==> flow/design.v <==
module flex_counter
#(
	parameter NUM_CNT_BITS = 4
)
(
	input wire clk,
	input wire n_rst,
	input wire clear,
	input wire count_enable,
	input wire [(NUM_CNT_BITS-1):0] rollover_val,
	output logic [(NUM_CNT_BITS-1):0] count_out,
	output logic rollover_flag
);
	logic [(NUM_CNT_BITS-1):0] next_count;  
	logic next_rollover_flag;
	always_ff @ (posedge clk, negedge n_rst) begin
	if (n_rst == 1'b0) begin  
		rollover_flag <= 0;
		count_out <= 0;
	end
	else begin
		count_out <= next_count;
		rollover_flag <= next_rollover_flag;
	end
	end
	always_comb begin
	  next_count = count_out;
	  next_rollover_flag = 0;
	  if (clear == 1'b1) begin 
		next_count = 0;
	  end
	  else if ((rollover_val == count_out) && (count_enable == 1)) begin
		next_count = 1;
	  end
	  else if (count_enable == 1) begin 
		next_count = count_out + 1; 
	  end
	  if (rollover_val == next_count) begin 
		next_rollover_flag = 1'b1; 
	  end
	end
endmodule
module counter(
    input clk,
          n_rst,
          cnt_up,
          clear,
    output one_k_samples
);
flex_counter 
					#(
                        .NUM_CNT_BITS(10)
					)
					A1 (
                    .clk(clk), 
					.n_rst(n_rst), 
					.clear(clear), 
					.count_enable(cnt_up), 	
					.rollover_val(10'd1000),
					.count_out(),
					.rollover_flag(one_k_samples)
                    );
endmodule
module magnitude(
    input logic  [16:0] in,
    output logic [15:0] out
);
always_comb begin
    if (in[16] == 1'b1) begin  
        out = ~(in[15:0]) + 1;
    end
    else begin
        out = in[15:0];
    end
end
endmodule
module datapath (
    input  logic        clk,
    input  logic        n_reset,
    input  logic [2:0]  op,
    input  logic [3:0]  src1,
    input  logic [3:0]  src2,
    input  logic [3:0]  dest,
    input  logic [15:0] ext_data1,
    input  logic [15:0] ext_data2,
    output logic [16:0] outreg_data,
    output logic        overflow
);
    logic        w_en;
    logic [1:0]  w_data_sel;
    logic [1:0]  alu_op;
    logic [16:0] src1_data, src2_data, alu_result, dest_data;
    always_comb begin
        w_en = 1'b0;
        w_data_sel = 2'b10;
        alu_op = 2'b00;
        case (op)
            3'b001: begin w_en = 1'b1; w_data_sel = 2'b10; alu_op = 2'b00; end
            3'b010: begin w_en = 1'b1; w_data_sel = 2'b00; end
            3'b011: begin w_en = 1'b1; w_data_sel = 2'b01; end
            3'b100: begin w_en = 1'b1; w_data_sel = 2'b10; alu_op = 2'b01; end
            3'b101: begin w_en = 1'b1; w_data_sel = 2'b10; alu_op = 2'b10; end
            3'b110: begin w_en = 1'b1; w_data_sel = 2'b10; alu_op = 2'b11; end
            default: ;
        endcase
    end
    alu CORE (.src1_data(src1_data), .src2_data(src2_data), .alu_op(alu_op),
              .result(alu_result), .overflow(overflow));
    always_comb begin
        case (w_data_sel)
            2'b00:   dest_data = {1'b0, ext_data1};
            2'b01:   dest_data = {1'b0, ext_data2};
            default: dest_data = alu_result;
        endcase
    end
    register_file RF (.clk(clk), .n_reset(n_reset), .w_en(w_en),
                      .r1_sel(src1), .r2_sel(src2), .w_sel(dest),
                      .w_data(dest_data), .r1_data(src1_data),
                      .r2_data(src2_data), .outreg_data(outreg_data));
endmodule
module alu (
    input  logic [16:0] src1_data,
    input  logic [16:0] src2_data,
    input  logic [1:0]  alu_op,
    output logic [16:0] result,
    output logic        overflow
);
    logic [17:0] large_sum, large_dif;
    logic [31:0] full_mult;
    assign large_sum = {src1_data[16], src1_data} + {src2_data[16], src2_data};
    assign large_dif = {src1_data[16], src1_data} - {src2_data[16], src2_data};
    assign full_mult = src1_data[15:0] * src2_data[15:0];
    always_comb begin
        case (alu_op)
            2'b00: begin result = src1_data; overflow = 1'b0; end
            2'b01: begin result = large_sum[16:0]; overflow = large_sum[17] ^ large_sum[16]; end
            2'b10: begin result = large_dif[16:0]; overflow = large_dif[17] ^ large_dif[16]; end
            default: begin result = {1'b0, full_mult[30:15]}; overflow = full_mult[31]; end
        endcase
    end
endmodule
module register_file (
    input  logic        clk,
    input  logic        n_reset,
    input  logic        w_en,
    input  logic [3:0]  r1_sel,
    input  logic [3:0]  r2_sel,
    input  logic [3:0]  w_sel,
    input  logic [16:0] w_data,
    output logic [16:0] r1_data,
    output logic [16:0] r2_data,
    output logic [16:0] outreg_data
);
    logic [16:0] regs_matrix [15:0];
    always_ff @ (posedge clk, negedge n_reset) begin
        if (!n_reset) begin
            for (int i = 0; i < 16; i++) regs_matrix[i] <= 17'd0;
        end
        else if (w_en) begin
            regs_matrix[w_sel] <= w_data;
        end
    end
    assign r1_data = regs_matrix[r1_sel];
    assign r2_data = regs_matrix[r2_sel];
    assign outreg_data = regs_matrix[0];
endmodule
module controller (
    input clk,
          n_rst,
    input logic dr,
                lc,
                overflow,
    output logic cnt_up,
                 clear,
                 modwait,
    output reg [2:0] op,
    output reg [3:0] src1,
                     src2,
                     dest,
    output logic err,
                 processed
);
typedef enum bit[4:0] {idle, 
                    eidle, 
                    eidle2,
                    load1, 
                    load2, 
                    load3, 
                    load4, 
                    coeff1, 
                    coeff2, 
                    coeff3, 
                    coeff4, 
                    store, 
                    check, 
                    zero, 
                    sort1, 
                    sort2, 
                    sort3, 
                    sort4, 
                    mul1, 
                    mul2, 
                    mul3, 
                    mul4, 
                    sub1, 
                    sub2, 
                    add1, 
                    add2, 
                    done
}firState;
firState curstate, nexstate;
logic next_modwait, next_processed;
always_ff @ (posedge clk, negedge n_rst) begin
    if (!n_rst)begin
    curstate <= idle;
    modwait <= 0;
    processed <= 0;
    end
    else begin
    curstate <= nexstate;
    modwait <= next_modwait;
    processed <= next_processed;
    end
end
always_comb begin
    nexstate = idle;
    err = 0;
    clear = 0;
    cnt_up = 0;
    next_modwait = 0;
    next_processed = 0;
    op = 3'b000;
    src1 = 4'd0;
    src2 = 4'd0;
    dest = 4'd0;
    case (curstate) 
        idle:
            begin
                next_modwait = 0; 
                clear = 0;
                cnt_up = 0;
                op = 3'b000;
                err = 0;
                if (lc) begin
                    nexstate = load1;
                end
                else if (dr) begin
                    nexstate = store;
                    next_modwait = 1;
                end
                else begin
                    nexstate = idle;
                end
            end
        eidle:
                begin
                    err = 1;
                    next_modwait = 0;
                    nexstate = eidle2;
                end
        eidle2:
                begin
                    err = 1;
                    if (lc) begin
                        nexstate = load1;
                    end
                    else if (dr) begin
                        nexstate = store;
                    end
                    else begin
                        nexstate = eidle2; 
                    end
                end
        load1:  
                begin
                    next_modwait = 1;
                    clear = 1;
                    err = 0;
                    op = 3'b011;
                    dest = 4'd5;  
                    nexstate = coeff1;
                end
        coeff1:  
                begin
                    next_modwait = 0;
                    clear = 0;
                    op = 3'b000;
                    if (lc) begin
                        nexstate = load2;
                    end
                    else begin
                        nexstate = coeff1;
                    end
                end
        load2:
                begin
                    next_modwait = 1;
                    op = 3'b011;
                    dest = 4'd6;  
                    nexstate = coeff2;
                end
        coeff2:  
                begin
                    next_modwait = 0;
                    op = 3'b000;
                    if (lc) begin
                        nexstate = load3;
                    end
                    else begin
                        nexstate = coeff2;
                    end
                end
        load3:
                begin
                    next_modwait = 1;
                    op = 3'b011;
                    dest = 4'd7;  
                    nexstate = coeff3;
                end
        coeff3:  
                begin
                    next_modwait = 0;
                    op = 3'b000;
                    if (lc) begin
                        nexstate = load4;
                    end
                    else begin
                    nexstate = coeff3;
                    end
                end
        load4:
                begin
                  next_modwait = 1;
                  op = 3'b011;
                  dest = 4'd8;  
                  nexstate = coeff4;
                end
        coeff4:  
                begin
                    next_modwait = 0;
                    op = 3'b000;
                    nexstate = idle;
                end
        store:  
                begin
                    if (dr) begin
                    cnt_up = 1;
                    next_modwait = 1;
                    op = 3'b010;
                    dest = 4'd9;  
                    nexstate = zero;
                    end
                    else begin
                        nexstate = eidle;
                    end
                end
        zero:
                begin
                    cnt_up = 0;
                    next_modwait = 1;
                    src1 = 4'd0;
                    src2 = 4'd0;
                    dest = 4'd0;  
                    op = 3'b101;  
                    nexstate = sort1;
                end
        sort1:
                begin
                    next_modwait = 1;
                    src1 = 4'd2;
                    dest = 4'd1;  
                    op = 3'b001;  
                    nexstate = sort2;
                end
        sort2:
                begin
                    next_modwait = 1;
                    src1 = 4'd3;
                    dest = 4'd2;  
                    op = 3'b001;  
                    nexstate = sort3;
                end
        sort3:
                begin
                    next_modwait = 1;
                    src1 = 4'd4;
                    dest = 4'd3;  
                    op = 3'b001;  
                    nexstate = sort4;
                end
        sort4:
                begin
                    next_modwait = 1;
                    src1 = 4'd9;
                    dest = 4'd4;  
                    op = 3'b001;  
                    nexstate = mul1;
                end
        mul1:
                begin
                    next_modwait = 1;
                    src1 = 4'd4; 
                    src2 = 4'd5; 
                    dest = 4'd9;  
                    op = 3'b110;  
                    nexstate = sub1;
                end
        sub1:
                begin
                    next_modwait = 1;
                    src1 = 4'd0;
                    src2 = 4'd9;
                    dest = 4'd0;  
                    op = 3'b101;  
                    if (overflow) begin
                        nexstate = eidle;
                        next_processed = 1;
                    end
                    else begin
                        nexstate = mul2;
                    end
                end
        mul2: 
                begin
                    next_modwait = 1;
                    src1 = 4'd3; 
                    src2 = 4'd6; 
                    dest = 4'd9;  
                    op = 3'b110;  
                    nexstate = add1;
                end
        add1:
                begin
                    next_modwait = 1;
                    src1 = 4'd0;
                    src2 = 4'd9;
                    dest = 4'd0;  
                    op = 3'b100;  
                    if (overflow) begin
                        nexstate = eidle;
                        next_processed = 1;
                    end
                    else begin
                        nexstate = mul3;
                    end
                end
        mul3:
                begin
                    next_modwait = 1;
                    src1 = 4'd2; 
                    src2 = 4'd7; 
                    dest = 4'd9;  
                    op = 3'b110;  
                    nexstate = sub2;
                end
        sub2:
                begin
                    next_modwait = 1;
                    src1 = 4'd0;
                    src2 = 4'd9;
                    dest = 4'd0;  
                    op = 3'b101;  
                    if (overflow) begin
                        nexstate = eidle;
                        next_processed = 1;
                    end
                    else begin
                        nexstate = mul4;
                    end
                end
        mul4:
                begin
                    next_modwait = 1;
                    src1 = 4'd1; 
                    src2 = 4'd8; 
                    dest = 4'd9;  
                    op = 3'b110;  
                    nexstate = add2;
                end
        add2:
                begin
                    next_modwait = 1;
                    src1 = 4'd0;
                    src2 = 4'd9;
                    dest = 4'd0;  
                    op = 3'b100;  
                    if (overflow) begin
                        nexstate = eidle;
                        next_processed = 1;
                    end
                    else begin
                        nexstate = done;
                        next_processed = 1;
                    end
                end
        done:
                begin
                    op = 3'b000;
                    next_modwait = 0;
                    nexstate = idle;
                end
    endcase
end
endmodule
module fir_filter(
    input clk,
          n_reset,
    input logic [15:0] sample_data,
                        fir_coefficient,
    input logic load_coeff,
                data_ready,
    output logic one_k_samples,
                 processed,
                 modwait,
    output logic [15:0] fir_out,
    output logic err
);
    logic  cnt_up,
          clear,
          overflow;
    logic [2:0] op;
    logic [3:0] src1, src2, dest;
    logic [16:0] outreg_data;  
    logic done;
    assign processed = done;
    controller    B1(
                    .clk(clk),
                    .n_rst(n_reset),
                    .dr(data_ready),
                    .lc(load_coeff),
                    .overflow(overflow),
                    .cnt_up(cnt_up),
                    .clear(clear),
                    .modwait(modwait),
                    .op(op),
                    .src1(src1),
                    .src2(src2),
                    .dest(dest),
                    .err(err),
                    .processed(done)
                    );
    counter   C1(
                    .clk(clk),
                    .n_rst(n_reset),
                    .cnt_up(cnt_up),
                    .clear(clear),
                    .one_k_samples(one_k_samples)
                    );
    datapath    D1(
                    .clk(clk),
                    .n_reset(n_reset),
                    .op(op),
                    .src1(src1),
                    .src2(src2),
                    .dest(dest),
                    .ext_data1(sample_data),
                    .ext_data2(fir_coefficient),
                    .outreg_data(outreg_data),
                    .overflow(overflow)
                    );
    magnitude   E1(
                    .in(outreg_data),
                    .out(fir_out)
                    );
endmodule
module coefficient_loader(
    input clk,
          n_reset,
    input logic new_coefficient_set,
    input logic modwait,
    output logic load_coeff,
    output logic [1:0] coefficient_num,
    output logic clear_new_coefficient
);
typedef enum bit [2:0] {IDLE, 
                        F0,
                        F1,
                        F2,
			            F3} loadState;	
loadState state, nexstate;
always_ff @ (posedge clk, negedge n_reset) begin
    if(!n_reset) begin
        state <= IDLE;
    end
    else begin
        state <= nexstate;
    end
end
always_comb begin
     nexstate = state;  
     coefficient_num = 2'b00;  
     load_coeff = 0;  
     clear_new_coefficient = 0;  
    case (state)
        IDLE:
            begin
                clear_new_coefficient = 0;
                if(new_coefficient_set && !modwait) begin
                    nexstate = F0;
                end
                else begin
                    nexstate = IDLE;
                end
            end
        F0:
            begin
                coefficient_num = 2'b00;  
                if(!modwait) begin
                    load_coeff = 1;  
                end
                else if (load_coeff && !modwait) begin
                    load_coeff = 0;  
                end
                else begin
                    nexstate = F1;  
                end
            end
        F1:
            begin
                coefficient_num = 2'b01;  
                if(!modwait) begin
                    load_coeff = 1;  
                end
                else if (load_coeff) begin
                    load_coeff = 0;  
                end
                else begin
                     nexstate = F2;  
                end
            end
        F2:
            begin
                 coefficient_num = 2'b10;  
                if(!modwait) begin
                    load_coeff = 1;  
                end
                else if (load_coeff) begin
                    load_coeff = 0;  
                end
                else begin
                    nexstate = F3;  
                end
            end
        F3:
            begin
                  coefficient_num = 2'b11;  
                if(!modwait) begin
                    load_coeff = 1;  
                end
                else if (load_coeff) begin
                    load_coeff = 0;  
                end
                else begin
                    nexstate = IDLE;  
                    clear_new_coefficient = 1;  
                end
            end
    endcase 
end
endmodule
module ahb_lite_slave(
    input   clk,
            n_rst,
    output logic [15:0] sample_data,
    output logic data_ready,
                new_coefficient_set,
    input logic clear_new_coefficient,
                processed,
    input logic [1:0] coefficient_num,
    output logic [15:0] fir_coefficient,
    input logic modwait,
    input logic [15:0] fir_out,
    input logic err,
                hsel,
    input logic [3:0] haddr,
    input logic hsize,
    input logic [1:0] htrans,
    input logic hwrite,
    input logic [15:0] hwdata,
    output logic [15:0] hrdata,
    output logic hresp
);
logic [15:0] [7:0] register, nexregister; 
logic [15:0] nexhrdata, nexfir_coefficient;
logic next_data_ready;
logic write1, nexwrite1;
logic [3:0]storeadd, nexstoreadd;
always_ff @ (posedge clk, negedge n_rst) begin
if(!n_rst) begin
    hrdata <= 0;
    data_ready <= 0;
    write1 <= 0;
    storeadd <= 0;
    register[0] <= 0;
    register[1] <= 0;
    register[2] <= 0;
    register[3] <= 0;
    register[4] <= 0;
    register[5] <= 0;
    register[6] <= 0;
    register[7] <= 0;
    register[8] <= 0;
    register[9] <= 0;
    register[10] <= 0;
    register[11] <= 0;
    register[12] <= 0;
    register[13] <= 0;
    register[14] <= 0;
    register[15] <= 0;
end
else begin
    hrdata <= nexhrdata;
    data_ready <= next_data_ready;
    write1 <= nexwrite1;
    storeadd <= nexstoreadd;
    register[0] <= nexregister[0];
    register[1] <= nexregister[1];
    register[2] <= nexregister[2];
    register[3] <= nexregister[3];
    register[4] <= nexregister[4];
    register[5] <= nexregister[5];
    register[6] <= nexregister[6];
    register[7] <= nexregister[7];
    register[8] <= nexregister[8];
    register[9] <= nexregister[9];
    register[10] <= nexregister[10];
    register[11] <= nexregister[11];
    register[12] <= nexregister[12];
    register[13] <= nexregister[13];
    register[14] <= nexregister[14];
    register[15] <= nexregister[15];
end
end
always_comb begin
    hresp = 0;  
    nexhrdata = 0;  
    if(processed) begin
        next_data_ready = 0;
    end
    else begin
        next_data_ready = data_ready;  
    end
    nexwrite1 = write1;  
    nexstoreadd = storeadd;  
    nexregister[0][0] = {modwait | new_coefficient_set | data_ready | write1 | (hsel & hwrite & (htrans == 2'd2))};  
    nexregister[0][7:1] = {7'd0};  
    nexregister[1][0] = {err};  
    nexregister[1][7:1] = {7'd0};  
    nexregister[2] = fir_out[7:0];
    nexregister[3] = fir_out[15:8];
    nexregister[4] = register[4];
    nexregister[5] = register[5];
    nexregister[6] = register[6];
    nexregister[7] = register[7];
    nexregister[8] = register[8];
    nexregister[9] = register[9];
    nexregister[10] = register[10];
    nexregister[11] = register[11];
    nexregister[12] = register[12];
    nexregister[13] = register[13];
    if (clear_new_coefficient) begin
        nexregister[14] = 8'h0000;
    end
    else begin
        nexregister[14] = register[14];
    end
    nexregister[15] = register[15];
            if (write1) begin
                nexwrite1 = 0;  
                if({storeadd[3:1], 1'b0} == 4'd4) 
                begin
                    next_data_ready = 1'b1;
                end
                nexregister[{storeadd[3:1], 1'b0}] = hwdata[7:0];  
                nexregister[{storeadd[3:1], 1'b1}] = hwdata[15:8];  
            end
    if (hsel)  
    begin
        if(haddr < 0  ||  14 < haddr)
        begin
            hresp = 1;
        end
        else
        begin
            if(hwrite && (htrans == 2'd2)) 
            begin
                if(!hsize)  
                begin
                    if(!((haddr == 0)
                    | (haddr == 1)
                    | (haddr == 2)
                    | (haddr == 3))) 
                    begin
                        if(haddr[3:1] == 4'd6) 
                        begin
                            next_data_ready = 1'b1;
                        end
                        nexregister[haddr] = hwdata;  
                    end
                    else  
                    begin
                            hresp = 1;  
                    end  
                end
                else  
                begin
                    if(!((haddr == 0)
                    | (haddr == 1)
                    | (haddr == 2)
                    | (haddr == 3))) 
                    begin
                        nexwrite1 = 1;  
                        nexstoreadd = haddr;  
                    end
                    else  
                    begin
                            hresp = 1;  
                    end  
                end
            end
            else 
            begin
                if(!hsize)  
                begin
                        nexhrdata = register[haddr];  
                end
                else  
                begin
                       nexhrdata[7:0] = nexregister[{haddr[3:1], 1'b0}];  
                       nexhrdata[15:8] = nexregister[{haddr[3:1], 1'b1}];  
                end
            end
        end
    end
end
assign fir_coefficient = {register[7 + (coefficient_num * 2)], register[6 + (coefficient_num * 2)]};
assign new_coefficient_set = {register[14][0]};
assign  sample_data = {register[5], register[4]};
endmodule
module ahb_lite_fir_filter(
    input clk,
          n_rst,
    input logic hsel,
    input logic [3:0] haddr,
    input logic hsize,
    input logic [1:0] htrans,
    input logic hwrite,
    input logic [15:0] hwdata,
    output logic [15:0] hrdata,
    output logic hresp
);
logic [15:0] fir_out, sample_data, fir_coefficient;
logic [1:0] coefficient_num;
logic processed, err, modwait, data_ready, new_coefficient_set, load_coeff, clear_new_coefficient;
ahb_lite_slave AHB (.clk(clk), 
                    .n_rst(n_rst),
                    .fir_out(fir_out),
                    .modwait(modwait),
                    .err(err),
                    .sample_data(sample_data),
                    .data_ready(data_ready),
                    .fir_coefficient(fir_coefficient),
                    .new_coefficient_set(new_coefficient_set),
                    .coefficient_num(coefficient_num),
                    .clear_new_coefficient(clear_new_coefficient),
                    .hsel(hsel),
                    .htrans(htrans),
                    .haddr(haddr),
                    .hsize(hsize),
                    .hwrite(hwrite),
                    .hwdata(hwdata),
                    .hrdata(hrdata),
                    .hresp(hresp),
                    .processed(processed));
coefficient_loader CFL  (.clk(clk),
                        .n_reset(n_rst),
                        .new_coefficient_set(new_coefficient_set),
                        .modwait(modwait),
                        .load_coeff(load_coeff),
                        .coefficient_num(coefficient_num),
                        .clear_new_coefficient(clear_new_coefficient));
fir_filter FF      (.clk(clk),
                  .n_reset(n_rst),
                  .sample_data(sample_data),
                  .fir_coefficient(fir_coefficient),
                  .load_coeff(load_coeff),
                  .data_ready(data_ready),
                  .one_k_samples(),
                  .modwait(modwait),
                  .fir_out(fir_out),
                  .err(err),
                  .processed(processed)
);
endmodule
==> flow/run.sh <==
#!/bin/bash
# the make line also repeats each setting of config.mk as NAME=value (left out here)
make -C /OpenROAD-flow-scripts/flow DESIGN_CONFIG=/design/flow/config.mk WORK_HOME=/design/flow/orfs CLKGATE_MAP_FILE= finish
==> flow/config.mk <==
export PLATFORM = sky130hd
export DESIGN_NAME = ahb_lite_fir_filter
export DESIGN_NICKNAME = ahb_lite_fir_filter
export VERILOG_FILES = /design/flow/design.v
export SDC_FILE = /design/flow/constraint.sdc
export NUM_CORES = 4
export LEC_CHECK = 0
export ABC_AREA = 1
export CAP_MARGIN = 25
export CELL_PAD_IN_SITES_DETAIL_PLACEMENT = 0
export CELL_PAD_IN_SITES_GLOBAL_PLACEMENT = 1
export CORE_MARGIN = 4
export CORE_UTILIZATION = 37
export CTS_CLUSTER_SIZE = 60
export GPL_ROUTABILITY_DRIVEN = 1
export GPL_TIMING_DRIVEN = 1
export MAX_ROUTING_LAYER = met4
export PLACE_DENSITY_LB_ADDON = 0.18
export SETUP_SLACK_MARGIN = 1.45
export SLEW_MARGIN = 15
==> flow/constraint.sdc <==
create_clock -name core_clock -period 11.9 [get_ports {clk}]
set_input_delay 2.3800 -clock core_clock [delete_from_list [all_inputs] [get_ports {clk}]]
set_output_delay 2.3800 -clock core_clock [all_outputs]
set_load 0.01 [all_outputs]
==> CHANGELOG.md, run 1 <==
### Physical design

* CP bufs+invs at 7
* Status: finished clean
* Post-Syn Area per Cell at around 7.5 um2
* Area fraction in mux cells at 0.00215
* Slew headroom at 0.279
* Power share of the clock group at 0.460
* Vias per cell at 5.58
* Reg-to-reg slack, setup at ~2000 ps
* GR Overflow Total at 0
* Port bufs at 43
* Destination of the worst hold path: FF.B1.curstate[14]
* Post-synth EDFFs at 0
* Worst R2R Path Depth at 33
* DRT Wirelength at 143 mm
* Final Hold Vio Count at 0
* Top pwr grp: the clock network
* Routability cong. at 0.949
* CTS Sinks at 420
* Clk. pwr at between 1.5 and 2 mW
* Standard-cell rows at 108
* Combinational power at 0.285 mW
* Seq share, synth at 0.322
* Global-route wire length before repair at 211 mm
* P_sw at about 0.9 mW
* CTS tree: built
* CP max-delay cell: o21bai_2
* Xor/xnor share at 0.00751
* Max stage delay on crit path at between 600 and 700 ps
* Syn_nets at 4740
* Fill count at 9236
* Sequential power share at 0.456
* Final slew viol count at 0
* R2r endpoint: FF.D1.RF.regs_matrix[2][6]
* Floorplan Utilization at 0.375
* Post-Synth Simple-Gate Area at 0.245
* Leakage power at roughly 18 nW
* WL/cell at 25.9 um
* Clk ins delay skew pair at 600 ps
* Seq. pwr at 1.54 mW
* Post-CTS Setup Repair Bufs at 0
* Synth Flop Type: dfrtp_1
* Crit start category: flip-flop
* CP Depth at 33
* Nets at 4705
* Max-capacitance violation count at 0
* R2R Path Start: FF.B1.curstate[3]
* Adder share at 0.172
* RSZ-0062 raised after global routing: no
* FMAX at 101 MHz
* Max rail drop VDD at 96.1 uV
* Initial DRC Count at between 3000 and 4000
* CP required at 12430 ps
* Setup TNS at 0 ps
* Comb pwr share at 0.084
* Top logic family: simple AND/OR/NAND/NOR gates
* Crit path to: FF.D1.RF.regs_matrix[2][6]
* Setup crit end kind: flip-flop
* Tcrit/Tclk final at 0.835
* Hold crit path type: reg2reg
* Yosys chip area at 32700 um2
* Worst-path clk slew at about 60 ps
* Routed via count at 30900
* Hold Path Origin: FF.B1.curstate[1]
* Distinct cell type count after synthesis at 71
* Critical path fanouts, max at 14
* Tmin final at between 9000 and 10000 ps
* Post-DP HPWL at 106 mm
* Htree depth at 2
* Die H at roughly 310 um
* Total power per unit cell area at 94.2 nW/um2
* Top post-synthesis cells by count: nand2_1 (1284), inv_1 (577), dfrtp_1 (418)
* Die area at 93100 um2
* Yosys top cell by instances: nand2_1
* Clock buffer depth at 3
* Netlist Area Pre-Place at 32700 um2
* Synth Register Bits at approximately 420
* Die Width at 305 um
* Antenna violations before repair at 1
* Yosys Warn Count at 9
* Hold path cells at 0
* Vias in the first global route at ~30000
* Top cell area share at 0.320
* Least-Margin Pin Slew at 1080 ps
* ANT nets after route at 0
* Synth-to-layout area growth at 9.84%
* Top-Level Pins at ~44
* Sw frac at 0.267
* Setup violators final at 0
* Asr flop ratio synth at 1.00
* DRT Pass-1 Iters at 6
* Top cells by area: dfrtp_1 (32%), nand2_1 (15%), fa_1 (12%), inv_1 (6.6%), o21ai_0 (5.4%)
* Root Driver: clkbuf_16
* Yosys aoi share at 0.156
* Drt drc at 0
* Synthesized netlist cell count at 4382
* Yosys top cell by area: dfrtp_1
* Kind of critical path: reg2reg
* Worst Skew at 20.4 ps
* Total core area at around 87000 um2
* # diodes at 0
* Total GRT Usage at 0.313
* Int Pwr at around 2.5 mW
* Final core occ at 0.412
* WP data arrival at 10470 ps
* Worst setup startpoint: FF.B1.curstate[3]
* Worst path top cell family by delay: adder cells
* Largest net degree at the start of global routing at approximately 150
* CTS Buf Count at slightly below 50
* Number of cells in Yosys stat at 4382
* Tool Warnings at 45
* Worst hold margin at 428 ps
area by class of cell:
cell class | count | area [um2] | area share
Multi-Input combinational cell | 3156 | 19000 | 0.531
Sequential cell | 420 | 10500 | 0.293
Inverter | 610 | 2290 | 0.0639
Tap cell | 1155 | 1450 | 0.0403
Clock buffer | 66 | 1400 | 0.0391
Timing Repair Buffer | 110 | 958 | 0.0267
Clock inverter | 23 | 219 | 0.00610
routing by layer:
layer,wire [um],track usage
met2,64500,0.480
met3,10200,0.0349
met5,0,-
met1,63100,0.435
met4,5490,0.100
repair_timing:
item	in CTS	in global routing
hold buffers	0	0
endpoints found under the setup margin	0	74
gates resized	0	1
metrics by stage:
step | power, mW | area, um2 | worst slack [ps] | std cells
after floorplan | 1.72 | 32700 | 4310 | 4382
after global placement | 1.84 | 34200 | 1860 | 5448
after detailed placement | 1.85 | 34200 | 1970 | 5450
after CTS | 3.39 | 35900 | 1940 | 5539
after global routing | 3.50 | 35900 | 1520 | 5540
final | 3.38 | 35900 | 1960 | 5540
==> run 2, diff against run 1 <==
- CAP_MARGIN: 25 -> 20
- CELL_PAD_IN_SITES_DETAIL_PLACEMENT: 0 -> unset
- CELL_PAD_IN_SITES_GLOBAL_PLACEMENT: 1 -> unset
- CORE_ASPECT_RATIO: unset -> 0.5
- CORE_MARGIN: 4 -> 2
- CORE_UTILIZATION: 37 -> 72
- CTS_CLUSTER_DIAMETER: unset -> 356
- CTS_CLUSTER_SIZE: 60 -> 97
- GPL_ROUTABILITY_DRIVEN: 1 -> unset
- GPL_TIMING_DRIVEN: 1 -> unset
- MAX_ROUTING_LAYER: met4 -> unset
- PLACE_DENSITY: unset -> 0.38
- PLACE_DENSITY_LB_ADDON: 0.18 -> unset
- SETUP_SLACK_MARGIN: 1.45 -> 1.43
- SLEW_MARGIN: 15 -> 20
- TNS_END_PERCENT: unset -> 20
- clock period: 11.9 -> 4.79 ns (I/O delays scaled with it)
==> CHANGELOG.md, run 2 <==
### Metrics

* Status: stopped before the end
* CTS Sinks at 420 (unchanged)
* Post-synth EDFFs at 0 (unchanged)
* GR Overflow Total at 974
* Synth Register Bits at 420 (unchanged)
* Post-DP HPWL at 102 mm (-3.4%)
* Synth Flop Type: dfrtp_1
* Floorplan Utilization at 0.726 (+0.351)
* Netlist Area Pre-Place at 32700 um2 (unchanged)
* Yosys top cell by area: dfrtp_1
* Top logic family: simple AND/OR/NAND/NOR gates
* Post-Place Cells at 5417 (-0.61%)
* Die area at 47200 um2 (-49%)
* Top cells by area: dfrtp_1 (32%), nand2_1 (15%), fa_1 (12%), inv_1 (6.6%), o21ai_0 (5.4%)
* Synthesized netlist cell count at 4382 (unchanged)
* Top cell area share at 0.320 (unchanged)
* Htree depth at 1 (-1)
* Die Width at 305 um (about the same)
* Distinct cell type count after synthesis at 71 (unchanged)
* Post-CTS Hold Fix Bufs at 0 (unchanged)
* Log Error: [ERROR GRT-0232] Routing congestion too high. Check the congestion heatmap in the GUI.
* Stopped at: 5_1_grt
* Root Driver: clkbuf_16
* Total core area at 45000 um2 (-48%)
* Asr flop ratio synth at 1.00 (unchanged)
* Yosys Warn Count at 9 (unchanged)
* Cell Area, Placed at 38100 um2 (+11%)
* Top post-synthesis cells by count: nand2_1 (1284), inv_1 (577), dfrtp_1 (418)
* Top-Level Pins at 44 (unchanged)
* Number of cells in Yosys stat at 4382 (unchanged)
* Seq share, synth at 0.322 (unchanged)
* Area fraction in mux cells at 0.00215 (unchanged)
* Port bufs at 43 (unchanged)
* Routability cong. at 1.19 (+25%)
* Yosys chip area at 32700 um2 (unchanged)
* Clock buffer depth at 3 (unchanged)
* Post-Syn Area per Cell at 7.45 um2 (unchanged)
* CTS Buf Count at 8 (-84%)
* Xor/xnor share at 0.00751 (unchanged)
* Die H at 155 um (-49%)
* Total GRT Usage at 0.939
* Yosys top cell by instances: nand2_1
* Standard-cell rows at 55 (-49%)
* Adder share at 0.172 (unchanged)
* Yosys aoi share at 0.156 (unchanged)
* Post-Synth Simple-Gate Area at 0.245 (unchanged)
* Syn_nets at 4740 (unchanged)
## run 2: repair_timing
| action | CTS |
|---|---|
| gates resized | 239 |
| pin swaps | 52 |
| gates cloned | 6 |
| setup endpoints to repair | 245 |
| buffers inserted | 37 |
## run 2: through the flow
stage | setup WS [ps] | hold WS [ps] | power [mW] | util | setup TNS (ps)
floorplan | -2190 | 355 | 4.26 | - | -452860
global placement | -3130 | 385 | 4.54 | 0.846 | -671140
detailed placement | -3330 | 402 | 4.58 | 0.846 | -718760
CTS | -2870 | 354 | 5.94 | 0.880 | -628870
## run 2: metal layers
metal / overflow / GRT usage
met1: 88 / 0.915
met2: 493 / 1.03
met3: 114 / 0.872
met4: 267 / 0.954
met5: 12 / 0.765
==> run 3, diff against run 2 <==
- ABC_AREA: 1 -> unset
- CAP_MARGIN: 20 -> 15
- CORE_ASPECT_RATIO: 0.5 -> 0.74
- CORE_MARGIN: 2 -> 5
- CORE_UTILIZATION: 72 -> 20
- CTS_CLUSTER_DIAMETER: 356 -> unset
- CTS_CLUSTER_SIZE: 97 -> unset
- HOLD_SLACK_MARGIN: unset -> -0.1
- PLACE_DENSITY: 0.38 -> unset
- PLACE_DENSITY_LB_ADDON: unset -> 0.04
- SETUP_SLACK_MARGIN: 1.43 -> 0.44
- TNS_END_PERCENT: 20 -> unset
- clock period: 4.79 -> 10.0 ns (I/O delays scaled with it)
==> CHANGELOG.md, run 3 <==
### Physical design

* Standard-cell rows at 126 (+130%)
* Hold Path Origin: FF.B1.curstate[19]
* Top cell area share at 0.325 (+0.00428)
* Synth-to-layout area growth at 19.1%
* Tcrit/Tclk final at 0.914
* Routed met2 length at 71.2 mm
* Seq. pwr at 1.85 mW
* CP Depth at 32
* Yosys aoi share at 0.160 (+0.00456)
* CTS Sinks at 420 (unchanged)
* Crit start category: flip-flop
* Destination of the worst hold path: FF.B1.curstate[12]
* CTS tree: built
* Synthesized netlist cell count at 3523 (-20%)
* Netlist Area Pre-Place at 32200 um2 (-1.3%)
* Top post-synthesis cells by count: nand2_1 (455), dfrtp_1 (418), nor2_1 (401)
* GR Overflow Total at 0
* Yosys chip area at 32200 um2 (-1.3%)
* Top logic family: adder cells
* WL/cell at 29.2 um
* Worst Skew at 30.9 ps
* Met3 wire length at 6.54 mm
* Post-Syn Area per Cell at 9.15 um2 (+23%)
* Crit path to: FF.B1.curstate[9]
* Worst hold margin at around 390 ps
* Least-Margin Pin Slew at 1100 ps
* Routed via count at 27300
* Total GRT Usage at 0.195
* Sequential power share at 0.418
* Setup violators final at 0
* Final core occ at 0.240
* Distinct cell type count after synthesis at 82 (+15%)
* Kind of critical path: reg2reg
* Nets at 3975
* Floorplan Utilization at 0.202 (-0.524)
* Initial DRC Count at 2047
* CP required at ~11000 ps
* Global-route wire length before repair at 236 mm
* Root Driver: clkbuf_16
* FMAX at 109 MHz
* Hold path cells at 0
* Asr flop ratio synth at 1.00 (unchanged)
* Vias in the first global route at 28100
* Seq share, synth at 0.326 (+0.00430)
* Reg-to-reg slack, setup at 860 ps
* Routability cong. at 0.802 (-32%)
* Total core area at 160000 um2 (+260%)
* Hold crit path type: reg2reg
* Final Hold Vio Count at 0
* Htree depth at 2 (+1)
* Yosys Warn Count at 9 (unchanged)
* Setup TNS at 0 ps
* Int Pwr at 3.22 mW
* Sw frac at 0.271
* Drt drc at 0
* R2r endpoint: FF.B1.curstate[9]
* Leakage power at 17.2 nW
* Die H at 355 um (+130%)
* Total power per unit cell area at 115 nW/um2
* CP bufs+invs at 10
* Synth Register Bits at 420 (unchanged)
* Port bufs at 43 (unchanged)
* Post-Synth Simple-Gate Area at 0.149 (-0.0957)
* Power share of the clock group at 0.492
* Xor/xnor share at 0.0111 (+0.00363)
* Status: finished clean
* Post-CTS Hold Fix Bufs at 0 (unchanged)
* Area fraction in mux cells at 0.117 (+0.115)
* Worst path top cell family by delay: adder cells
* Final slew viol count at 0
* Die area at 169000 um2 (+260%)
* WP data arrival at 9670 ps
* Top pwr grp: the clock network
* ANT nets after route at 0
* Max stage delay on crit path at just under 800 ps
* Met1 Routed Length at 87.5 mm
* Tmin final at just over 9000 ps
* Combinational power at 0.395 mW
* Worst setup startpoint: FF.B1.curstate[18]
* CP max-delay cell: nor4_1
* Syn_nets at 3881 (-18%)
* Critical path fanouts, max at 15
* Top cells by area: dfrtp_1 (32%), fa_1 (12%), mux2_2 (5.6%), nand2_1 (5.3%), ha_1 (5.3%)
* Max rail drop VDD at 126 uV
* Comb pwr share at 0.090
* Synth Flop Type: dfrtp_1
* Slew headroom at 0.264
* Post-synth EDFFs at 0 (unchanged)
* Number of cells in Yosys stat at 3523 (-20%)
* CTS Buf Count at 54 (+46)
* Setup crit end kind: flip-flop
* Die Width at 477 um (+56%)
* DRT Wirelength at 169 mm
* Clk. pwr at between 2 and 2.5 mW
* Yosys top cell by instances: nand2_1
* DRT Pass-1 Iters at 5
* P_sw at 1.20 mW
* Antenna violations before repair at 11
* Adder share at 0.174 (+0.00229)
* Largest net degree at the start of global routing at 143
* Top-Level Pins at 44 (unchanged)
* Clk ins delay skew pair at 670 ps
* Pwr Total at 4.42 mW
* Crit path top cell by count: buf_4
* Tool Warnings at 49
* RSZ-0062 raised after global routing: no
* Post-DP HPWL at 123 mm (+21%)
* Clock buffer depth at 3 (unchanged)
* Vias per cell at 4.72
* Yosys top cell by area: dfrtp_1
* Worst-path clk slew at about 60 ps
* Worst R2R Path Depth at 32
* Uppermost layer routed: met5
* R2R Path Start: FF.B1.curstate[18]
* Fill count at 17500
* Max-capacitance violation count at 0
run 3: area by class of cell:
type	instances	area, um2	share of cell area
Tap cell	2112	2640	0.0689
Clock buffer	80	1640	0.0427
Antenna cell	4	10.0	0.000261
Multi-Input combinational cell	2590	20000	0.521
Timing Repair Buffer	261	2200	0.0574
Inverter	290	1100	0.0286
Sequential cell	420	10500	0.274
Clock inverter	17	270	0.00704
run 3: routing by layer:
metal  track usage  up-vias
li1              -    12400
met5             0        -
met1         0.300    14200
met2         0.291      554
met4        0.0380        6
met3        0.0258      137
run 3: stage by stage:
| step | area [um2] | worst slack (ps) | instances |
|---|---|---|---|
| floorplan | 32200 | 1820 | 3523 |
| global route | 38400 | 463 | 5771 |
| CTS | 38300 | 596 | 5766 |
| finish | 38400 | 857 | 5774 |
| detailed placement | 36400 | 415 | 5669 |
| global placement | 36400 | 474 | 5668 |
run 3: what timing repair did:
| item | 4_1_cts | 5_1_grt |
|---|---|---|
| endpoints found under the setup margin | 4 | 26 |
| pin swaps | 0 | 3 |
| buffers inserted | 0 | 4 |
| resized | 1 | 11 |
==> run 4, diff against run 3 <==
- CAP_MARGIN: 15 -> 20
- CELL_PAD_IN_SITES_GLOBAL_PLACEMENT: unset -> 0
- CORE_ASPECT_RATIO: 0.74 -> unset
- CORE_MARGIN: 5 -> 2
- CORE_UTILIZATION: 20 -> 72
- CTS_CLUSTER_DIAMETER: unset -> 299
- CTS_CLUSTER_SIZE: unset -> 29
- GPL_ROUTABILITY_DRIVEN: unset -> 1
- GPL_TIMING_DRIVEN: unset -> 1
- HOLD_SLACK_MARGIN: -0.1 -> unset
- MAX_ROUTING_LAYER: unset -> met5
- PLACE_DENSITY_LB_ADDON: 0.04 -> 0.21
- SETUP_SLACK_MARGIN: 0.44 -> 0.53
- SLEW_MARGIN: 20 -> 35
- clock period: 10.0 -> 3.65 ns (I/O delays scaled with it)
==> CHANGELOG.md, run 4 <==
### Metrics

* Status: stopped before the end
* Stopped at: 5_1_grt
* Log Error: [ERROR GRT-0116] Global routing finished with congestion. Check the congestion regions in the DRC Viewer.
* Post-synth EDFFs at 0 (unchanged)
* Top cell area share at 0.325 (unchanged)
* Number of cells in Yosys stat at 3523 (unchanged)
* Synth Flop Type: dfrtp_1
* Area fraction in mux cells at 0.117 (unchanged)
* CTS Sinks at 420 (unchanged)
* Yosys chip area at 32200 um2 (unchanged)
* CTS Buf Count at 18 (-67%)
* Clock buffer depth at 3 (unchanged)
* Floorplan Utilization at 0.729 (+0.527)
* Seq share, synth at 0.326 (unchanged)
* Yosys top cell by instances: nand2_1
* Routability cong. at 1.12 (+40%)
* Distinct cell type count after synthesis at 82 (unchanged)
* Top cells by area: dfrtp_1 (32%), fa_1 (12%), mux2_2 (5.6%), nand2_1 (5.3%), ha_1 (5.3%)
* Yosys aoi share at 0.160 (unchanged)
* Post-Synth Simple-Gate Area at 0.149 (unchanged)
* Yosys Warn Count at 9 (unchanged)
* Top logic family: adder cells
* Total GRT Usage at 0.902
* Die area at 46500 um2 (-73%)
* Root Driver: clkbuf_16
* Xor/xnor share at 0.0111 (unchanged)
* Post-DP HPWL at 100 mm (-19%)
* Netlist Area Pre-Place at 32200 um2 (unchanged)
* Port bufs at 43 (unchanged)
* Top post-synthesis cells by count: nand2_1 (455), dfrtp_1 (418), nor2_1 (401)
* Post-Syn Area per Cell at 9.15 um2 (unchanged)
* Top-Level Pins at 44 (unchanged)
* Standard-cell rows at 77 (-39%)
* Die Width at 216 um (-55%)
* Synthesized netlist cell count at 3523 (unchanged)
* Htree depth at 1 (-1)
* Pre-CTS setup slack at -4910 ps (-5320 ps)
* Synth Register Bits at 420 (unchanged)
* Syn_nets at 3881 (unchanged)
* Adder share at 0.174 (unchanged)
* Total core area at 44200 um2 (-72%)
* Die H at 216 um (-39%)
* Yosys top cell by area: dfrtp_1
* Asr flop ratio synth at 1.00 (unchanged)
* GR Overflow Total at 814
run 4: what timing repair did:
| action | in CTS |
|---|---|
| resized | 291 |
| buffers inserted | 85 |
| gates cloned | 5 |
| setup endpoints to repair | 232 |
| hold buffers | 0 |
| pin swaps | 83 |
run 4: routing by layer:
metal | GRT overflow | GRT usage
met2 | 432 | 1.00
met3 | 57 | 0.828
met5 | 5 | 0.541
met4 | 290 | 0.923
met1 | 30 | 0.886
run 4: per-stage QoR:
step	setup TNS, ps	cells	cell area (um2)	hold WS, ps
after floorplan	-508680	3523	33200	346
after global placement	-655100	4593	38800	361
after detailed placement	-715090	4593	38800	371
after CTS	-652830	4708	41300	142
==> run 5, diff against run 4 <==
- CELL_PAD_IN_SITES_GLOBAL_PLACEMENT: 0 -> unset
- CORE_UTILIZATION: 72 -> 69
- CTS_CLUSTER_DIAMETER: 299 -> unset
- CTS_CLUSTER_SIZE: 29 -> unset
- GPL_ROUTABILITY_DRIVEN: 1 -> unset
- GPL_TIMING_DRIVEN: 1 -> unset
- MAX_ROUTING_LAYER: met5 -> unset
- PLACE_DENSITY_LB_ADDON: 0.21 -> 0.17
- SETUP_SLACK_MARGIN: 0.53 -> 2.63
- SLEW_MARGIN: 35 -> 0
- clock period: 3.65 -> 15.1 ns (I/O delays scaled with it)
==> CHANGELOG.md, run 5 <==
### Physical design

* Slew headroom at 0.175
* Seq. pwr at 1.22 mW
* Standard-cell rows at 79 (+2.6%)
* CTS tree: built
* Routed via count at 29600
* Critical path fanouts, max at 47
* Hold crit path type: reg2reg
* Sw frac at 0.253
* WP data arrival at 11450 ps
* CTS resizes at 0 (-100%)
* Multi-input gate area at between 15000 and 20000 um2
* Worst setup startpoint: FF.B1.curstate[7]
* Final slew viol count at 0
* Crit path top cell by count: fa_1
* Post-CTS Hold Fix Bufs at 0 (unchanged)
* Hold Path Origin: FF.B1.curstate[19]
* Vias per cell at between 7 and 8
* Clock buffer depth at 3 (unchanged)
* P_sw at 0.674 mW
* CP required at roughly 16000 ps
* Total power per unit cell area at 76.1 nW/um2
* Die Width at 220 um (+2.1%)
* ANT nets after route at 0
* Combinational power at between 0.2 and 0.25 mW
* Tool Warnings at 47
* R2R Path Start: FF.B1.curstate[7]
* Final setup margin at 4070 ps
* Destination of the worst hold path: FF.B1.curstate[12]
* Reg-to-reg slack, setup at 4070 ps
* Yosys top cell by instances: nand2_1
* Top logic family: adder cells
* Htree depth at 2 (+1)
* Distinct cell type count after synthesis at 82 (unchanged)
* Kind of critical path: reg2reg
* Least-Margin Pin Slew at 1230 ps
* Largest net degree at the start of global routing at 168
* Post-synth EDFFs at 0 (unchanged)
* Setup violators final at 0
* Number of cells in Yosys stat at 3523 (unchanged)
* Top cells by area: dfrtp_1 (32%), fa_1 (12%), mux2_2 (5.6%), nand2_1 (5.3%), ha_1 (5.3%)
* Floorplan Utilization at 0.695 (-0.0336)
* Netlist Area Pre-Place at 32200 um2 (unchanged)
* Yosys aoi share at 0.160 (unchanged)
* Worst Skew at 25.7 ps
* Status: finished clean
* Synthesized netlist cell count at 3523 (unchanged)
* Clk ins delay skew pair at 600 ps
* Max-capacitance violation count at 0
* Post-Place Cells at 4036 (-12%)
* CP Depth at 27
* Post-Synth Simple-Gate Area at 0.149 (unchanged)
* CTS Sinks at 420 (unchanged)
* Yosys Warn Count at 9 (unchanged)
* Post-Syn Area per Cell at 9.15 um2 (unchanged)
* GR Overflow Total at 0
* Synth-to-layout area growth at 8.41%
* Top cell area share at 0.325 (unchanged)
* Antenna violations before repair at 7
* Post-CTS Setup Repair Bufs at 0 (-100%)
* Leakage power at 16.3 nW
* Drt drc at 0
* Synth Flop Type: dfrtp_1
* Clk. pwr at between 1 and 1.5 mW
* Max stage delay on crit path at 1140 ps
* Global-route wire length before repair at 177 mm
* DRT Wirelength at 118 mm
* Pre-CTS setup slack at 4660 ps (+9560 ps)
* Setup crit end kind: flip-flop
* Max rail drop VDD at between 100 and 150 uV
* Tmin final at 11030 ps
* Routability cong. at 1.07 (-4.5%)
* Vias in the first global route at 29600
* Yosys top cell by area: dfrtp_1
* CP max-delay cell: o21ai_2
* Register area at 10500 um2
* Final core occ at 0.754
* Worst R2R Path Depth at 27
* Power share of the clock group at 0.450
* Synth Register Bits at 420 (unchanged)
* Top pwr grp: sequential cells
* R2r endpoint: FF.B1.curstate[13]
* Syn_nets at 3881 (unchanged)
* Setup TNS at 0 ps
* Initial DRC Count at 4337
* Top post-synthesis cells by count: nand2_1 (455), dfrtp_1 (418), nor2_1 (401)
* FMAX at 90.7 MHz
* Post-DP HPWL at 80.8 mm (-19%)
* Yosys chip area at 32200 um2 (unchanged)
* Int Pwr at 1.99 mW
* Crit path to: FF.B1.curstate[13]
* Nets at roughly 3800
* Comb pwr share at 0.092
* Die H at 220 um (+2.1%)
* Fill count at 3282
* Asr flop ratio synth at 1.00 (unchanged)
* Total GRT Usage at 0.495
* Hold path cells at 0
* Total core area at 46400 um2 (+4.8%)
* Worst-path clk slew at 60 ps
* Tcrit/Tclk final at 0.730
* Worst path top cell family by delay: adder cells
* Area fraction in mux cells at 0.117 (unchanged)
* Top-Level Pins at 44 (unchanged)
* WL/cell at 28.6 um
* CP bufs+invs at 6
* Final Hold Vio Count at 0
* Adder share at 0.174 (unchanged)
* Die area at 48500 um2 (+4.3%)
* Sequential power share at 0.458
* Port bufs at 43 (unchanged)
* CTS Buf Count at 45 (+27)
* Crit start category: flip-flop
* Xor/xnor share at 0.0111 (unchanged)
* Seq share, synth at 0.326 (unchanged)
* RSZ-0062 raised after global routing: no
* Root Driver: clkbuf_16
* DRT Pass-1 Iters at 9
* Fin cells at 4126
run 5: metal layers:
layer	up-vias	global-route usage	part of all wire
met1	14200	0.642	0.35
met4	8	0.322	0.079
met3	718	0.153	0.15
met2	2538	0.721	0.42
met5	-	0	0.00043
li1	12100	-	-
run 5: area by class of cell:
| class | instances | share of cell area |
|---|---|---|
| timing repair buffer | 135 | 0.0328 |
| clock inverter | 15 | 0.00670 |
| inverter | 290 | 0.0312 |
| antenna | 1 | 0.0000716 |
| tap | 607 | 0.0217 |
| multi-input combinational | 2590 | 0.568 |
| clock buffer | 68 | 0.0385 |
| sequential | 420 | 0.301 |
run 5: metrics by stage:
step | hold slack, ps | power, mW | instance area [um2]
floorplan | 346 | 1.37 | 32200
global placement | 369 | 1.46 | 33300
detailed placement | 365 | 1.47 | 33300
CTS | 422 | 2.64 | 34900
global route | 431 | 2.72 | 34900
finish | 421 | 2.66 | 34900
==> run 6, diff against run 5 <==
- CORE_UTILIZATION: 69 -> 36
- CTS_CLUSTER_DIAMETER: unset -> 386
- CTS_CLUSTER_SIZE: unset -> 15
- HOLD_SLACK_MARGIN: unset -> -0.09
- PLACE_DENSITY_LB_ADDON: 0.17 -> 0.12
- SETUP_SLACK_MARGIN: 2.63 -> unset
- SLEW_MARGIN: 0 -> 20
- TNS_END_PERCENT: unset -> 5
- clock period: 15.1 -> 12.0 ns (I/O delays scaled with it)
==> CHANGELOG.md, run 6 <==
### Physical design

* WP data arrival at 10390 ps (-1060 ps)
* Status: finished clean
* RSZ-0062 raised after global routing: no
* Yosys Warn Count at 9 (unchanged)
* Comb pwr share at 0.105 (+0.013)
* WL/cell at 27.3 um (-4.4%)
* Die area at 91900 um2 (+90%)
* Nets at 3845 (+0.13%)
* Post-Syn Area per Cell at 9.15 um2 (unchanged)
* # diodes at 0 (-1)
* Worst R2R Path Depth at 27 (unchanged)
* FMAX at 101 MHz (+11%)
* Design area at 35100 um2 (+0.59%)
* Clock buffer depth at 3 (unchanged)
* CTS tree: built
* CTS Buf Count at 31 (-31%)
* Root Driver: clkbuf_16
* Yosys top cell by instances: nand2_1
* Max stage delay on crit path at 800 ps (-340 ps)
* Fin cells at 4677 (+13%)
* Worst-path clk slew at 80 ps (+20 ps)
* Fill count at 8968 (+170%)
* Standard-cell rows at 109 (+38%)
* Leakage power at 16.1 nW (-1.5%)
* Antenna violations before repair at 3 (-4)
* Setup crit end kind: flip-flop
* DRT Pass-1 Iters at 6 (-3)
* Area fraction in mux cells at 0.117 (unchanged)
* Final Hold Vio Count at 0 (unchanged)
* Synth Flop Type: dfrtp_1
* Yosys top cell by area: dfrtp_1
* Vias in the first global route at 27000 (-8.8%)
* Synthesized netlist cell count at 3523 (unchanged)
* Int Pwr at 2.10 mW (+5.8%)
* Top cell area share at 0.325 (unchanged)
* Tmin final at 9910 ps (-1120 ps)
* Final core occ at 0.397 (-0.357)
* Final slew viol count at 0 (unchanged)
* Crit path to: FF.B1.curstate[13]
* Htree depth at 1 (-1)
* Tool Warnings at 45 (-4.3%)
* Total GRT Usage at 0.279 (-0.216)
* Xor/xnor share at 0.0111 (unchanged)
* Post-DP HPWL at 90.5 mm (+12%)
* Destination of the worst hold path: FF.B1.curstate[12]
* R2r endpoint: FF.B1.curstate[13]
* Seq. pwr at 1.53 mW (+25%)
* Syn_nets at 3881 (unchanged)
* Max-capacitance violation count at 0 (unchanged)
* Asr flop ratio synth at 1.00 (unchanged)
* Post-CTS Setup Repair Bufs at 0 (unchanged)
* Pwr Total at 2.88 mW (+8.2%)
* Routability cong. at 0.951 (-11%)
* Setup TNS at 0 ps (unchanged)
* Post-CTS Hold Fix Bufs at 0 (unchanged)
* Crit path top cell by count: fa_1
* Top pwr grp: sequential cells
* Least-Margin Pin Slew at 1160 ps (-78.2 ps)
* Die Width at 303 um (+38%)
* Tcrit/Tclk final at 0.826 (+0.0956)
* Top post-synthesis cells by count: nand2_1 (455), dfrtp_1 (418), nor2_1 (401)
* Reg-to-reg slack, setup at 2090 ps (-1980 ps)
* Yosys aoi share at 0.160 (unchanged)
* Crit start category: flip-flop
* DRT Wirelength at 128 mm (+8.3%)
* GR Overflow Total at 0 (unchanged)
* Critical path fanouts, max at 20 (-57%)
* Global-route wire length before repair at 189 mm (+6.4%)
* Slew headroom at 0.229 (+0.0542)
* Adder share at 0.174 (unchanged)
* Hold crit path type: reg2reg
* Setup violators final at 0 (unchanged)
* Synth Register Bits at 420 (unchanged)
* Worst Skew at 33.6 ps (+7.87 ps)
* Cell Area, Placed at 34200 um2 (+2.7%)
* CTS resizes at 0 (unchanged)
* Post-Place Cells at 4616 (+14%)
* Max rail drop VDD at 124 uV (+0.91%)
* Combinational power at 0.302 mW (+23%)
* Largest net degree at the start of global routing at 126 (-25%)
* R2R Path Start: FF.B1.curstate[21]
* Top cells by area: dfrtp_1 (32%), fa_1 (12%), mux2_2 (5.6%), nand2_1 (5.3%), ha_1 (5.3%)
* Clk. pwr at 1.05 mW (-10%)
* Hold Path Origin: FF.B1.curstate[19]
* Drt drc at 0 (unchanged)
* Vias per cell at 5.81 (-19%)
* CP Depth at 27 (unchanged)
* Floorplan Utilization at 0.364 (-0.331)
* Routed via count at 27200 (-8.0%)
* Number of cells in Yosys stat at 3523 (unchanged)
* CP bufs+invs at 6 (unchanged)
* Die H at 303 um (+38%)
* CP max-delay cell: or4_4
* Pre-CTS setup slack at 2300 ps (-2360 ps)
* Hold path cells at 0 (unchanged)
* Clk ins delay skew pair at 650 ps (+50 ps)
* P_sw at 0.778 mW (+15%)
* Yosys chip area at 32200 um2 (unchanged)
* Post-synth EDFFs at 0 (unchanged)
* Synth-to-layout area growth at 9.05%
* Top logic family: adder cells
* Uppermost layer routed: met5
* Final setup margin at 2090 ps (-1980 ps)
* Netlist Area Pre-Place at 32200 um2 (unchanged)
* Met3 wire length at 10.3 mm (-42%)
* Total core area at 88500 um2 (+91%)
* Top-Level Pins at 44 (unchanged)
* Kind of critical path: reg2reg
* Routed met2 length at 57.3 mm (+15%)
* Total power per unit cell area at 81.9 nW/um2 (+7.6%)
* ANT nets after route at 0 (unchanged)
* CP required at 12480 ps (-3050 ps)
* Sequential power share at 0.531 (+0.073)
* CTS Sinks at 420 (unchanged)
* Sw frac at 0.270 (+0.0168)
* Worst hold margin at 405 ps (-16.0 ps)
* Port bufs at 43 (unchanged)
* Power share of the clock group at 0.364 (-0.086)
* Initial DRC Count at 2855 (-34%)
* Distinct cell type count after synthesis at 82 (unchanged)
* Met1 Routed Length at 56.3 mm (+37%)
* Worst path top cell family by delay: adder cells
* Seq share, synth at 0.326 (unchanged)
* Post-Synth Simple-Gate Area at 0.149 (unchanged)
* Worst setup startpoint: FF.B1.curstate[21]
-- run 6: cell type report --
class | instances | area (um2) | area share
clock inverters | 1 | 20.0 | 0.000570
well taps | 1165 | 1460 | 0.0415
inverters | 290 | 1090 | 0.0310
flip-flops and latches | 420 | 10500 | 0.299
repair buffers | 154 | 1290 | 0.0366
multi-input cells | 2590 | 19900 | 0.566
clock buffers | 57 | 873 | 0.0249
-- run 6: per-layer routing --
metal,global-route usage,vias up
met5,0,-
met4,0.0727,2
met3,0.0481,201
met2,0.436,1095
met1,0.399,13800
li1,-,12100
==> run 7, diff against run 6 <==
- ABC_AREA: unset -> 1
- CAP_MARGIN: 20 -> 30
- CELL_PAD_IN_SITES_GLOBAL_PLACEMENT: unset -> 1
- CORE_ASPECT_RATIO: unset -> 0.96
- CORE_UTILIZATION: 36 -> 63
- CTS_CLUSTER_DIAMETER: 386 -> 254
- CTS_CLUSTER_SIZE: 15 -> 74
- GPL_ROUTABILITY_DRIVEN: unset -> 0
- GPL_TIMING_DRIVEN: unset -> 0
- HOLD_SLACK_MARGIN: -0.09 -> 0.05
- MAX_ROUTING_LAYER: unset -> met4
- SETUP_SLACK_MARGIN: unset -> 0.49
- SLEW_MARGIN: 20 -> 10
- TNS_END_PERCENT: 5 -> 80
- clock period: 12.0 -> 5.62 ns (I/O delays scaled with it)
==> CHANGELOG.md, run 7 <==
### Metrics

* Post-Synth Simple-Gate Area at 0.245 (+0.0957)
* Top cell area share at 0.320 (-0.00428)
* Xor/xnor share at 0.00751 (-0.00363)
* Seq share, synth at 0.322 (-0.00430)
* Post-Syn Area per Cell at 7.45 um2 (-19%)
* Netlist Area Pre-Place at 32700 um2 (+1.3%)
* Syn_nets at 4740 (+22%)
* Total core area at 51100 um2 (-42%)
* Adder share at 0.172 (-0.00229)
* Top post-synthesis cells by count: nand2_1 (1284), inv_1 (577), dfrtp_1 (418)
* Status: stopped before the end
* Yosys chip area at 32700 um2 (+1.3%)
* Top logic family: simple AND/OR/NAND/NOR gates
* Top cells by area: dfrtp_1 (32%), nand2_1 (15%), fa_1 (12%), inv_1 (6.6%), o21ai_0 (5.4%)
* Die H at 227 um (-25%)
* Log Error: [ERROR FLW-0024] Place density exceeds 1.0 (current PLACE_DENSITY_LB_ADDON =  0.12). Please check if the value of  PLACE_DENSITY_LB_ADDON is between 0 and 0.99.
* Distinct cell type count after synthesis at 71 (-13%)
* Yosys Warn Count at 9 (unchanged)
* Floorplan Utilization at 0.639 (+0.275)
* Asr flop ratio synth at 1.00 (unchanged)
* Yosys aoi share at 0.156 (-0.00456)
* Stopped at: 3_1_place_gp_skip_io
* Die Width at 236 um (-22%)
* Standard-cell rows at 81 (-26%)
* Post-synth EDFFs at 0 (unchanged)
* Synth Flop Type: dfrtp_1
* Yosys top cell by instances: nand2_1
* Yosys top cell by area: dfrtp_1
* Number of cells in Yosys stat at 4382 (+24%)
* Area fraction in mux cells at 0.00215 (-0.115)
* Die area at 53700 um2 (-42%)
* Synthesized netlist cell count at 4382 (+24%)
* Synth Register Bits at 420 (unchanged)
==> run 8, diff against run 7 <==
- CAP_MARGIN: 30 -> 20
- CELL_PAD_IN_SITES_GLOBAL_PLACEMENT: 1 -> unset
- CORE_ASPECT_RATIO: 0.96 -> 0.72
- CORE_UTILIZATION: 63 -> 72
- CTS_CLUSTER_DIAMETER: 254 -> 203
- CTS_CLUSTER_SIZE: 74 -> 35
- GPL_TIMING_DRIVEN: 0 -> unset
- HOLD_SLACK_MARGIN: 0.05 -> unset
- PLACE_DENSITY_LB_ADDON: 0.12 -> 0.04
- SETUP_SLACK_MARGIN: 0.49 -> 2.11
- SLEW_MARGIN: 10 -> 20
- TNS_END_PERCENT: 80 -> unset
- clock period: 5.62 -> 7.12 ns (I/O delays scaled with it)
==> CHANGELOG.md, run 8 <==
### Metrics

* Status: stopped before the end
* Stopped at: 5_1_grt
* Log Error: [ERROR GRT-0232] Routing congestion too high. Check the congestion heatmap in the GUI.
* Top cells by area: dfrtp_1 (32%), nand2_1 (15%), fa_1 (12%), inv_1 (6.6%), o21ai_0 (5.4%)
* Post-synth EDFFs at 0 (unchanged)
* Netlist Area Pre-Place at 32700 um2 (unchanged)
* Port bufs at about 43
* Top logic family: simple AND/OR/NAND/NOR gates
* Yosys chip area at 32700 um2 (unchanged)
* Die H at 185 um (-19%)
* Floorplan Utilization at 0.727 (+0.0876)
* Post-Syn Area per Cell at 7.45 um2 (unchanged)
* Htree depth at 1
* Yosys Warn Count at 9 (unchanged)
* Asr flop ratio synth at 1.00 (unchanged)
* Standard-cell rows at 66 (-19%)
* Number of cells in Yosys stat at 4382 (unchanged)
* Seq share, synth at 0.322 (unchanged)
* Top cell area share at 0.320 (unchanged)
* Area fraction in mux cells at 0.00215 (unchanged)
* CTS Buf Count at 15
* Synthesized netlist cell count at 4382 (unchanged)
* Synth Flop Type: dfrtp_1
* Die Width at 255 um (+7.9%)
* Clock buffer depth at 3
* Yosys aoi share at 0.156 (unchanged)
* Yosys top cell by instances: nand2_1
* Root Driver: clkbuf_16
* Total core area at 44900 um2 (-12%)
* Synth Register Bits at 420 (unchanged)
* Post-Place Cells at 5248
* Syn_nets at 4740 (unchanged)
* Distinct cell type count after synthesis at 71 (unchanged)
* Top post-synthesis cells by count: nand2_1 (1284), inv_1 (577), dfrtp_1 (418)
* Die area at 47100 um2 (-12%)
* CTS Sinks at 420
* Xor/xnor share at 0.00751 (unchanged)
* Post-Synth Simple-Gate Area at 0.245 (unchanged)
* Cell Area, Placed at 36700 um2
* Top-Level Pins at 44
* GR Overflow Total at 534
* Yosys top cell by area: dfrtp_1
* Total GRT Usage at 0.904
* Post-DP HPWL at 98.1 mm
* Post-CTS Hold Fix Bufs at 0
* Adder share at 0.172 (unchanged)
## run 8: metrics by stage
| step | utilization | setup WS (ps) |
|---|---|---|
| after floorplan | - | 139 |
| after global placement | 0.817 | -845 |
| after detailed placement | 0.817 | -903 |
| after CTS | 0.868 | -494 |
## run 8: routing by layer
metal | GRT overflow | track usage
met4 | 129 | 0.854
met2 | 226 | 0.984
met3 | 109 | 0.847
met1 | 70 | 0.892
met5 | - | -
## run 8: timing repair
action,4_1_cts
setup buffers,64
gates resized,340
endpoints found under the setup margin,238
cloned,6
pin swaps,87
==> run 9, diff against run 8 <==
- ABC_AREA: 1 -> unset
- CAP_MARGIN: 20 -> 15
- CELL_PAD_IN_SITES_DETAIL_PLACEMENT: unset -> 0
- CELL_PAD_IN_SITES_GLOBAL_PLACEMENT: unset -> 1
- CORE_ASPECT_RATIO: 0.72 -> unset
- CORE_MARGIN: 2 -> 4
- CORE_UTILIZATION: 72 -> 37
- CTS_CLUSTER_DIAMETER: 203 -> unset
- CTS_CLUSTER_SIZE: 35 -> unset
- GPL_ROUTABILITY_DRIVEN: 0 -> 1
- GPL_TIMING_DRIVEN: unset -> 0
- PLACE_DENSITY_LB_ADDON: 0.04 -> 0.18
- SETUP_SLACK_MARGIN: 2.11 -> 3.35
- SLEW_MARGIN: 20 -> 15
- clock period: 7.12 -> 11.9 ns (I/O delays scaled with it)
==> CHANGELOG.md, run 9 <==
### Physical design

* Tcrit/Tclk final at 0.708
* Cell Area, Placed at 34300 um2 (-6.6%)
* Status: finished clean
* CP max-delay cell: fa_1
* R2R Path Start: FF.B1.curstate[24]
* DRT Pass-1 Iters at 6
* Root Driver: clkbuf_16
* ANT nets after route at 0
* CP Depth at 32
* Routability cong. at 0.968
* R2r endpoint: FF.D1.RF.regs_matrix[15][7]
* CP bufs+invs at 11
* Max stage delay on crit path at roughly 500 ps
* WP data arrival at 8980 ps
* Crit path to: FF.D1.RF.regs_matrix[15][7]
* GR Overflow Total at 0
* Final slew viol count at 0
* Int Pwr at between 2 and 2.5 mW
* Comb pwr share at 0.098
* Setup crit end kind: flip-flop
* Top logic family: adder cells
* Sequential power share at 0.452
* Drt drc at 0
* Post-CTS Hold Fix Bufs at 0 (unchanged)
* Setup violators final at 0
* Top cells by area: dfrtp_1 (32%), fa_1 (12%), mux2_2 (5.6%), nand2_1 (5.3%), ha_1 (5.3%)
* Top-Level Pins at 44 (unchanged)
* Worst R2R Path Depth at 32
* Syn_nets at 3881 (-18%)
* CP required at approximately 12000 ps
* Yosys aoi share at 0.160 (+0.00456)
* RSZ-0062 raised after global routing: yes
* Clk. pwr at 1.54 mW
* Max rail drop VDD at roughly 110 uV
* Antenna violations before repair at 5
* Combinational power at 0.335 mW
* Design area at between 30000 and 40000 um2
* P_sw at 0.924 mW
* Global-route wire length before repair at 209 mm
* Worst Skew at 45.3 ps
* Htree depth at 2 (+1)
* Die H at 303 um (+64%)
* Top post-synthesis cells by count: nand2_1 (455), dfrtp_1 (418), nor2_1 (401)
* Top pwr grp: sequential cells
* WL/cell at between 20 and 30 um
* Slew headroom at 0.152
* Xor/xnor share at 0.0111 (+0.00363)
* Top cell area share at 0.325 (+0.00428)
* Least-Margin Pin Slew at 1270 ps
* Tool Warnings at 45
* DRT Wirelength at about 150 mm
* Netlist Area Pre-Place at 32200 um2 (-1.3%)
* Post-Synth Simple-Gate Area at 0.149 (-0.0957)
* Final Hold Vio Count at 0
* Fin cells at approximately 4900
* Worst-path clk slew at 60 ps
* Yosys Warn Count at 9 (unchanged)
* Seq share, synth at 0.326 (+0.00430)
* Total GRT Usage at 0.323
* Yosys top cell by area: dfrtp_1
* Crit start category: flip-flop
* FMAX at 119 MHz
* Power share of the clock group at 0.450
* Total power per unit cell area at 88.9 nW/um2
* Port bufs at 32 (-26%)
* Yosys chip area at 32200 um2 (-1.3%)
* Post-DP HPWL at 108 mm (+9.9%)
* Nets at 4090
* Leakage power at 17.4 nW
* Kind of critical path: reg2reg
* Hold path cells at 0
* Pwr Total at 3.42 mW
* CTS Sinks at 420 (unchanged)
* Seq. pwr at 1.55 mW
* Clk ins delay skew pair at between 600 and 700 ps
* Routed via count at 29500
* Number of cells in Yosys stat at 3523 (-20%)
* Post-Syn Area per Cell at 9.15 um2 (+23%)
* Synth Flop Type: dfrtp_1
* Synth Register Bits at 420 (unchanged)
* Die Width at 303 um (+19%)
* Max-capacitance violation count at 0
* Crit path top cell by count: fa_1
* Adder share at 0.174 (+0.00229)
* Tmin final at 8430 ps
* Clock buffer depth at 3 (unchanged)
* Hold Path Origin: FF.B1.curstate[5]
* CTS tree: built
* Largest net degree at the start of global routing at 97
* Critical path fanouts, max at 10
* Floorplan Utilization at 0.376 (-0.351)
* Sw frac at 0.270
* Post-Place Cells at 4710 (-10%)
* Setup TNS at 0 ps
* Synthesized netlist cell count at 3523 (-20%)
* Hold crit path type: reg2reg
* Vias in the first global route at 29000
* Synth-to-layout area growth at 19.3%
* Vias per cell at roughly 6
* Standard-cell rows at 107 (+62%)
* Asr flop ratio synth at 1.00 (unchanged)
* Reg-to-reg slack, setup at 3470 ps
* Destination of the worst hold path: FF.B1.curstate[24]
* Total core area at 85800 um2 (+91%)
* CTS Buf Count at 49 (+34)
* Distinct cell type count after synthesis at 82 (+15%)
* Die area at 91900 um2 (+95%)
* Yosys top cell by instances: nand2_1
* Post-synth EDFFs at 0 (unchanged)
* Worst path top cell family by delay: adder cells
* Worst hold margin at 375 ps
* Worst setup startpoint: FF.B1.curstate[24]
* Initial DRC Count at 3290
* Area fraction in mux cells at 0.117 (+0.115)
-- run 9: final cells by class --
class | instances | area (um2)
Antenna cell | 3 | 7.51
Inverter | 290 | 1150
Timing Repair Buffer | 158 | 1610
Sequential cell | 420 | 10500
Tap cell | 1144 | 1430
Multi-Input combinational cell | 2590 | 20700
Clock inverter | 14 | 148
Buffer | 223 | 1420
Clock buffer | 75 | 1450
Fill cell | 8427 | 47400
-- run 9: routing by layer --
| layer | up-vias | wire length, um | GRT usage |
|---|---|---|---|
| li1 | 12600 | - | - |
| met4 | 0 | 6350 | 0.114 |
| met3 | 346 | 12000 | 0.0543 |
| met5 | - | 0 | - |
| met1 | 15100 | 61300 | 0.436 |
| met2 | 1442 | 65500 | 0.495 |
-- run 9: per-stage QoR --
step	setup WS, ps	utilization
3_5_place_dp	-20.3	0.399
2_1_floorplan	3720	-
5_1_grt	3260	0.448
4_1_cts	3320	0.437
3_3_place_gp	-11330	0.396
6_report	3470	0.448
-- run 9: timing repair --
action,CTS,global route
setup buffers,66,46
endpoints found under the setup margin,143,128
gates cloned,1,1
resized,270,161
pin swaps,32,40
Power and IR drop assume default switching activity.
